==> run a: inputs <==
## datapath
module datapath (clk, writenum, readnum, write, datapath_in, vsel, loada, loadb, loadc, shift, asel, bsel, ALUop, loads, Z_out, datapath_out);
export LEC_CHECK = 0
export CAP_MARGIN = 20
export CORE_MARGIN = 2
export CORE_UTILIZATION = 70
export CTS_CLUSTER_SIZE = 37
export MAX_ROUTING_LAYER = met4
export SLEW_MARGIN = 20
create_clock -name core_clock -period 2.97 [get_ports {clk}]
run.sh (not shown) runs the stock make flow with config.mk's settings and CLKGATE_MAP_FILE=.
==> run b (differences from run a) <==
CELL_PAD_IN_SITES_GLOBAL_PLACEMENT = 0   (was unset)
CORE_ASPECT_RATIO = 1.04   (was unset)
CORE_UTILIZATION = 66   (was 70)
CTS_CLUSTER_SIZE = 82   (was 37)
PLACE_DENSITY = 0.65   (was unset)
SLEW_MARGIN = 40   (was 20)
TNS_END_PERCENT = 85   (was unset)
==> flow/constraint.sdc (replaced) <==
create_clock -name core_clock -period 4.85 [get_ports {clk}]
set_input_delay 0.9700 -clock core_clock [delete_from_list [all_inputs] [get_ports {clk}]]
set_output_delay 0.9700 -clock core_clock [all_outputs]
set_load 0.01 [all_outputs]
==> notes <==
- Run b completed, yet does not pass: setup timing. Run a never finished: it broke off in 4_1_cts.
- Between run b and run a, the lower die area is in run a (gap about 6%, measured against run a).
- In synthesized area, run b and run a do not differ.
- Synthesized cell count is the same in run b and run a.
==> figures <==
quantity                                                                  run a                       run b
Count of placed standard cells including taps                             1,032                         978
Post-DP Area                                                         11,200 um2                  10,700 um2
Floorplan die area                                                   14,100 um2                  14,900 um2
Core area                                                            12,700 um2                  13,500 um2
Netlist area before placement                                          9190 um2                    9190 um2
Post-synth cell types                                                        68                          68
Placed wire-length estimate after detailed placement                  19,800 um                   17,200 um
DIE WIDTH                                                                119 um                      120 um
Routability congestion estimate                                           0.929                       0.932
Status                                                           did not finish  complete, but fails checks
Stage where the flow stopped                                            4_1_cts                           -
Layout check failures                                                         -                setup timing
Vertical die dimension                                                   119 um                      124 um
Prevailing post-synth register cell                   sky130_fd_sc_hd__edfxtp_1   sky130_fd_sc_hd__edfxtp_1
Pre-placement core utilization                                            72.2%                       68.3%
Worst setup timing slack at the placement stage                        -2300 ps                     -802 ps
XOR Share, Synth                                                         0.858%                      0.858%
Rows                                                                         41                          43
Warnings, synthesis                                                           4                           4


==> job 213 <==
==> flow/design.v <==
module ALU(Ain,Bin,ALUop,out,Z);
input [15:0] Ain, Bin;
input [1:0] ALUop;
output [15:0] out;
output Z;
assign out = (ALUop == 2'b00) ? (Ain + Bin) : (ALUop == 2'b01) ? (Ain - Bin) : (ALUop == 2'b10) ? (Ain & Bin) : (~Bin) ;
assign Z =  (out == 16'b0000000000000000) ?  1'b1 : 1'b0;
endmodule
module regfile(data_in,writenum,write,readnum,clk,data_out);
input [15:0] data_in;
input [2:0] writenum, readnum;
input write, clk;
output [15:0] data_out;
reg [15:0] R[7:0];  
reg [15:0] data_out;
always_ff @ (posedge clk)
begin 
if (write)  
    R[writenum] <= data_in;   
end  
assign data_out = R[readnum];  
endmodule
module shifter(in,shift,sout);
input [15:0] in;
input [1:0] shift;
output [15:0] sout;
reg [15:0] sout;
always_comb 
begin 
    if (shift == 2'b00)
        sout = in;
    else if (shift == 2'b01)
        sout = in << 1;
    else if (shift == 2'b10)
        sout = in >> 1;
    else if (shift == 2'b11)
    begin
      sout = in >> 1;
      sout[15] = in[15];
    end 
    else 
    sout = 16'bxxxxxxxxxxxxxxxx;
end 
endmodule
module datapath (clk, writenum, readnum, write, datapath_in, vsel, loada, loadb, loadc, shift, asel, bsel, ALUop, loads, Z_out, datapath_out);
input write, clk, loada, loadb, loadc, asel, bsel, loads, vsel;
input [1:0] ALUop, shift;
input [2:0] writenum, readnum;
input [15:0] datapath_in;
output Z_out;
output [15:0] datapath_out;
wire [15:0] data_in;
reg[15:0] aloaded, in;
wire [15:0] Bin, Ain;
reg Z_out;
reg [15:0] datapath_out;
wire [15:0] data_out, sout, out;
wire Z;
assign data_in = vsel ? datapath_in : datapath_out;  
regfile REGFILE(data_in, writenum, write, readnum, clk, data_out);  
always_ff @(posedge clk)  
begin
if (loada == 1) 
begin
 aloaded <= data_out ;
end
end 
always_ff @(posedge clk)  
begin
if (loadb == 1) 
begin
 in <= data_out ;
end
end 
shifter SHIFTER(in,shift,sout);
assign Bin = bsel ? ({11'b0, datapath_in[4:0]}) : sout ;  
assign Ain = asel ? (16'b0000000000000000) : aloaded ;
ALU alu(Ain,Bin,ALUop,out,Z);  
always_ff @(posedge clk)  
begin
if (loads == 1) 
begin
 Z_out <= Z ;
end
end 
always_ff @(posedge clk)  
begin
if (loadc == 1) 
begin
 datapath_out <= out ;
end
end 
endmodule 
==> flow/run.sh <==
#!/bin/bash
# the make line also repeats each setting of config.mk as NAME=value (left out here)
make -C /OpenROAD-flow-scripts/flow DESIGN_CONFIG=/design/flow/config.mk WORK_HOME=/design/flow/orfs CLKGATE_MAP_FILE= finish
==> flow/config.mk <==
export PLATFORM = sky130hd
export DESIGN_NAME = datapath
export DESIGN_NICKNAME = datapath
export VERILOG_FILES = /design/flow/design.v
export SDC_FILE = /design/flow/constraint.sdc
export NUM_CORES = 4
export LEC_CHECK = 0
export ABC_AREA = 1
export CAP_MARGIN = 20
export CELL_PAD_IN_SITES_DETAIL_PLACEMENT = 1
export CELL_PAD_IN_SITES_GLOBAL_PLACEMENT = 2
export CORE_ASPECT_RATIO = 0.66
export CORE_MARGIN = 2
export CORE_UTILIZATION = 61
export GPL_ROUTABILITY_DRIVEN = 0
export GPL_TIMING_DRIVEN = 0
export MAX_ROUTING_LAYER = met4
export PLACE_DENSITY_LB_ADDON = 0.02
export SLEW_MARGIN = 20
==> flow/constraint.sdc <==
create_clock -name core_clock -period 4.8 [get_ports {clk}]
set_input_delay 0.9600 -clock core_clock [delete_from_list [all_inputs] [get_ports {clk}]]
set_output_delay 0.9600 -clock core_clock [all_outputs]
set_load 0.01 [all_outputs]
==> inputs of job 4409, as changes to job 213 <==
==> flow/config.mk (replaced) <==
export PLATFORM = sky130hd
export DESIGN_NAME = datapath
export DESIGN_NICKNAME = datapath
export VERILOG_FILES = /design/flow/design.v
export SDC_FILE = /design/flow/constraint.sdc
export NUM_CORES = 4
export LEC_CHECK = 0
export ABC_AREA = 0
export CAP_MARGIN = 20
export CORE_MARGIN = 2
export CORE_UTILIZATION = 72
export CTS_CLUSTER_DIAMETER = 204
export CTS_CLUSTER_SIZE = 47
export SETUP_SLACK_MARGIN = 0.9
export SLEW_MARGIN = 20
==> flow/constraint.sdc (replaced) <==
create_clock -name core_clock -period 3.05 [get_ports {clk}]
set_input_delay 0.6100 -clock core_clock [delete_from_list [all_inputs] [get_ports {clk}]]
set_output_delay 0.6100 -clock core_clock [all_outputs]
set_load 0.01 [all_outputs]
==> impl_metrics.tcl <==
# implementation run metrics
set metrics [dict create \
    yosys-top-cells-count "sky130_fd_sc_hd__edfxtp_1 (177), sky130_fd_sc_hd__nor2_1 (50), sky130_fd_sc_hd__mux2_2 (37)" \
    stop_error "[ERROR DPL-0033] detailed placement checks failed during check placement." \
    result_of_the_run "did not finish" \
    ys_types 68 \
    synth-cells-yosys 664 \
    last-stage-reached "4_1_cts" \
    die_w_um 117 \
]
The numbers above come from job 4409.

==> impl_metrics.tcl <==
# implementation run metrics
set metrics [dict create \
    result_of_the_run "did not finish" \
    last-stage-reached "3_1_place_gp_skip_io" \
    stop_error "[ERROR FLW-0024] Place density exceeds 1.0 (current PLACE_DENSITY_LB_ADDON =  0.02). Please check if the value of  PLACE_DENSITY_LB_ADDON is between 0 and 0.99." \
    die_w_um 156 \
    postSynthNetCount 1032 \
    synth-cells-yosys 966 \
    yosys-top-cells-count "sky130_fd_sc_hd__nor2_1 (184), sky130_fd_sc_hd__edfxtp_1 (177), sky130_fd_sc_hd__nand2_1 (123)" \
]
The numbers above come from job 213.



==> run Z: inputs <==
RTL: the design.v shown in full above, as it stands there.
clock: 2.97 ns
lec_check: 0
cap_margin: 20
core_margin: 2
core_utilization: 65
cts_cluster_diameter: 374
cts_cluster_size: 17
setup_slack_margin: -0.29
slew_margin: 20
==> inputs of run E, as changes to run Z <==
- ABC_AREA: default -> 1
- CORE_ASPECT_RATIO: default -> 1.43
- CORE_UTILIZATION: 65 -> 40
- CTS_CLUSTER_DIAMETER: 374 -> default
- CTS_CLUSTER_SIZE: 17 -> default
- SETUP_SLACK_MARGIN: -0.29 -> default
- SLEW_MARGIN: 20 -> 40
==> flow/constraint.sdc (replaced) <==
create_clock -name core_clock -period 5.5 [get_ports {clk}]
set_input_delay 1.1000 -clock core_clock [delete_from_list [all_inputs] [get_ports {clk}]]
set_output_delay 1.1000 -clock core_clock [all_outputs]
set_load 0.01 [all_outputs]
==> results <==
- Run E passed the timing, DRC and antenna checks. Run Z ran to the end with violations: negative setup slack.
- Between run Z and run E, the lower clock skew is in run E (gap 0.016 ns).
- In run E the clock power is smaller than in run Z, by 43%.
- Between run Z and run E, the lower sequential share of layout area is in run Z (gap 6.6 points).
- Of run Z and run E, run Z has the higher hold slack (gap 0.068 ns).
- In first-iteration DRC count, run Z is at 3.1 times the value of run E.


==> violet <==
RTL: the design.v shown in full above, as it stands there.
==> flow/config.mk <==
export PLATFORM = sky130hd
export DESIGN_NAME = datapath
export DESIGN_NICKNAME = datapath
export VERILOG_FILES = /design/flow/design.v
export SDC_FILE = /design/flow/constraint.sdc
export NUM_CORES = 4
export LEC_CHECK = 0
export ABC_AREA = 1
export CAP_MARGIN = 40
export CORE_MARGIN = 2
export CORE_UTILIZATION = 40
export CTS_CLUSTER_DIAMETER = 333
export CTS_CLUSTER_SIZE = 100
export SLEW_MARGIN = 20
export TNS_END_PERCENT = 25
==> flow/constraint.sdc <==
create_clock -name core_clock -period 5.5 [get_ports {clk}]
set_input_delay 1.1000 -clock core_clock [delete_from_list [all_inputs] [get_ports {clk}]]
set_output_delay 1.1000 -clock core_clock [all_outputs]
set_load 0.01 [all_outputs]
==> cedar: changes against violet <==
Settings changed: CAP_MARGIN 40 to 20, CORE_UTILIZATION 40 to 68, CTS_CLUSTER_DIAMETER 333 to 367, CTS_CLUSTER_SIZE 100 to default, TNS_END_PERCENT 25 to default.
==> flow/constraint.sdc (replaced) <==
create_clock -name core_clock -period 3.56 [get_ports {clk}]
set_input_delay 0.7120 -clock core_clock [delete_from_list [all_inputs] [get_ports {clk}]]
set_output_delay 0.7120 -clock core_clock [all_outputs]
set_load 0.01 [all_outputs]
==> xenon: changes against violet <==
Settings changed: ABC_AREA 1 to default, CAP_MARGIN 40 to 20, CORE_UTILIZATION 40 to 65, CTS_CLUSTER_DIAMETER 333 to default, CTS_CLUSTER_SIZE 100 to default, MAX_ROUTING_LAYER from default to met4, TNS_END_PERCENT 25 to 5.
==> flow/constraint.sdc (replaced) <==
create_clock -name core_clock -period 2.97 [get_ports {clk}]
set_input_delay 0.5940 -clock core_clock [delete_from_list [all_inputs] [get_ports {clk}]]
set_output_delay 0.5940 -clock core_clock [all_outputs]
set_load 0.01 [all_outputs]
==> amber: changes against violet <==
Settings changed: ABC_AREA 1 to default, CAP_MARGIN 40 to 20, CORE_UTILIZATION 40 to 58, CTS_CLUSTER_DIAMETER 333 to default, CTS_CLUSTER_SIZE 100 to default, TNS_END_PERCENT 25 to default.
==> flow/constraint.sdc (replaced) <==
create_clock -name core_clock -period 2.97 [get_ports {clk}]
set_input_delay 0.5940 -clock core_clock [delete_from_list [all_inputs] [get_ports {clk}]]
set_output_delay 0.5940 -clock core_clock [all_outputs]
set_load 0.01 [all_outputs]
==> qor summary <==
                                                                 violet                   cedar                       xenon                       amber
Switching part of the total                                       26.48%                  30.14%                      30.81%                      27.65%
Classification of the worst setup path            input pin to flip-flop  input pin to flip-flop      flip-flop to flip-flop      flip-flop to flip-flop
Clock network power share                                          34.2%                   36.0%                       32.7%                       33.2%
Total routed wirelength                                         24010 um                34890 um                    34480 um                    25260 um
Die boundary width                                              157.0 um                121.3 um                    122.9 um                    129.9 um
Count of non-CTS buffers in the layout                                71                     171                         219                         239
Post-synth seq share                                              56.78%                  56.78%                      57.83%                      57.83%
Inverters                                                             94                      94                          28                          28
Final hold slack                                               0.7078 ns               0.7320 ns                   0.7518 ns                   0.7325 ns
Clock Buffer Count                                                    19                      19                          17                          17
Core Footprint                                                 22780 um2               13350 um2                   13830 um2                   15710 um2
Full die area                                                  24640 um2               14720 um2                   15110 um2                   16870 um2
Power Dens Cells                                            305.8 nW/um2            501.5 nW/um2                575.0 nW/um2                551.6 nW/um2
Diode insertion count for antenna repair                               0                       1                           1                           0
Average instance area after synthesis                          9.691 um2               9.691 um2                   13.84 um2                   13.84 um2
Count of instantiated cells in the yosys netlist                     966                     966                         664                         664
Pwr Total                                                       3.303 mW                5.755 mW                    6.866 mW                    6.808 mW
Worst path buffer plus inverter count                                  3                       3                           1                           1
Crit path from                                                  shift[1]          datapath_in[1]                       in[1]                       in[0]
Log Warnings                                                          39                      42                          45                          44
Multi-input gates                                                    654                     654                         425                         425
Final core utilization                                            47.42%                  85.98%                      86.35%                      78.55%
Number of global-route vias before repair                           6918                    8849                        7610                        6854
Run status                              no timing/DRC/antenna violations  no timing/DRC/antenna violations  complete, but fails checks  complete, but fails checks
Reasons for failing layout checks                                      -                       -                setup timing                setup timing
Total number of tap cells                                            313                     176                         180                         216


==> inputs of pepper <==
Starts from the design.v that is shown in full above.
clock: 3.05 ns
lec_check: 0
abc_area: 1
cap_margin: 20
core_margin: 2
core_utilization: 72
cts_cluster_diameter: 204
cts_cluster_size: 47
slew_margin: 20
==> delta: changes against pepper <==
Settings changed: CORE_UTILIZATION 72 to 65, CTS_CLUSTER_DIAMETER 204 to not set, CTS_CLUSTER_SIZE 47 to 85, SETUP_SLACK_MARGIN set to 0.85, TNS_END_PERCENT set to 5.
==> flow/constraint.sdc (replaced) <==
create_clock -name core_clock -period 2.94 [get_ports {clk}]
set_input_delay 0.5880 -clock core_clock [delete_from_list [all_inputs] [get_ports {clk}]]
set_output_delay 0.5880 -clock core_clock [all_outputs]
set_load 0.01 [all_outputs]
==> job_summary.md <==
### Yosys + OpenROAD results

| Metric | Value |
|---|---|
| Exit stage | global routing (5_1_grt) |
| Die width | 118 µm |
| First Err | [ERROR DPL-0038] Utilization greater than 100%, impossible to legalize |
| Status | did not finish |
| Core Box Area | 12700 µm² |
| # rows | 41 |
| DIE HEIGHT | 118 µm |
| Die ar. | 13900 µm² |
| Placed Cells | 1287 |
| Pre-Place Util | 73.9% |
| DP HPWL | 19.0 mm |
That was pepper.
==> job_summary.md <==
## Implementation flow summary

| Metric | Value |
|---|---|
| Vias per cell | 7.35 |
| Core Box Area | 14000 µm² |
| Final setup margin | -147 ps |
| Status | complete, but fails checks |
| Logic area | 4080 µm² |
| Pre-Place Util | 66.9% |
| SO Faults | setup timing |
| Vias | 9968 |
| Placed Cells | 1309 |
| DIE HEIGHT | 124 µm |
| DP HPWL | 19.8 mm |
| Die ar. | 15400 µm² |
| Finish-stage setup viols | 1 |
That was delta.


==> inputs of branch zinc <==
Starts from the design.v that is shown in full above.
==> flow/config.mk <==
export PLATFORM = sky130hd
export DESIGN_NAME = datapath
export DESIGN_NICKNAME = datapath
export VERILOG_FILES = /design/flow/design.v
export SDC_FILE = /design/flow/constraint.sdc
export NUM_CORES = 4
export LEC_CHECK = 0
export CAP_MARGIN = 20
export CELL_PAD_IN_SITES_GLOBAL_PLACEMENT = 1
export CORE_ASPECT_RATIO = 1.76
export CORE_MARGIN = 3
export CORE_UTILIZATION = 53
export CTS_CLUSTER_SIZE = 83
export GPL_ROUTABILITY_DRIVEN = 0
export MAX_ROUTING_LAYER = met4
export PLACE_DENSITY = 0.65
export SLEW_MARGIN = 40
export TNS_END_PERCENT = 15
==> flow/constraint.sdc <==
create_clock -name core_clock -period 3.65 [get_ports {clk}]
set_input_delay 0.7300 -clock core_clock [delete_from_list [all_inputs] [get_ports {clk}]]
set_output_delay 0.7300 -clock core_clock [all_outputs]
set_load 0.01 [all_outputs]
==> inputs of branch maple, as changes to branch zinc <==
ABC_AREA = 1   (was default)
CELL_PAD_IN_SITES_GLOBAL_PLACEMENT = default   (was 1)
CORE_ASPECT_RATIO = 1.84   (was 1.76)
CORE_MARGIN = 2   (was 3)
CORE_UTILIZATION = 40   (was 53)
CTS_CLUSTER_SIZE = default   (was 83)
MIN_ROUTING_LAYER = met2   (was default)
PLACE_DENSITY = default   (was 0.65)
SLEW_MARGIN = 20   (was 40)
TNS_END_PERCENT = default   (was 15)
==> flow/constraint.sdc (replaced) <==
create_clock -name core_clock -period 5.09 [get_ports {clk}]
set_input_delay 1.0180 -clock core_clock [delete_from_list [all_inputs] [get_ports {clk}]]
set_output_delay 1.0180 -clock core_clock [all_outputs]
set_load 0.01 [all_outputs]
==> inputs of branch yarrow, as changes to branch zinc <==
CELL_PAD_IN_SITES_GLOBAL_PLACEMENT = 0   (was 1)
CORE_MARGIN = 2   (was 3)
CTS_CLUSTER_DIAMETER = 213   (was default)
CTS_CLUSTER_SIZE = 12   (was 83)
GPL_ROUTABILITY_DRIVEN = 1   (was 0)
MIN_ROUTING_LAYER = met2   (was default)
PLACE_DENSITY = default   (was 0.65)
PLACE_DENSITY_LB_ADDON = 0.21   (was default)
==> flow/constraint.sdc (replaced) <==
create_clock -name core_clock -period 5.47 [get_ports {clk}]
set_input_delay 1.0940 -clock core_clock [delete_from_list [all_inputs] [get_ports {clk}]]
set_output_delay 1.0940 -clock core_clock [all_outputs]
set_load 0.01 [all_outputs]
==> results <==
                                                     branch maple   branch yarrow                 branch zinc
Count of antenna diodes in the layout                           0               1                           0
Final total power                                       0.00366 W       0.00357 W                   0.00524 W
Wire length per cell after detailed routing               20.5 um         25.3 um                     20.9 um
Cell count listed in synth_stat.txt                           966             664                         664
Data arrival at the endpoint of the critical path         4.96 ns         5.63 ns                     4.88 ns
Tap Count                                                     312             227                         227
Sequential-to-total area share from yosys stat              0.568           0.578                       0.578
Post CTS Setup Buffer Count                                     0               0                           3
Internal power consumption                              0.00263 W       0.00263 W                   0.00393 W
Finished Layout Cells                                        1339            1041                        1115
Plain + repair buffers                                         70             151                         226
Count of placed standard cells including taps                1307            1005                        1076
Combinational fraction of the cell area                     0.325           0.331                       0.320
Chip area                                              0.0247 mm2      0.0185 mm2                  0.0190 mm2
Initial drt markers                                          2691            2280                         331
Vias per cell                                                7.37            8.29                        5.76
Netlist area before placement                         0.00936 mm2     0.00919 mm2                 0.00919 mm2
Worst hold path depth                                           2               1                           1
Outcome                                            finished clean  finished clean  complete, but fails checks
Layout check failures                                           -               -        negative setup slack
Max-slew headroom at the worst pin                          0.268           0.381                       0.478
Critical path's largest stage delay                       0.60 ns         0.56 ns                     0.59 ns
No activity file was given, so power comes from the tool's default toggle rates.
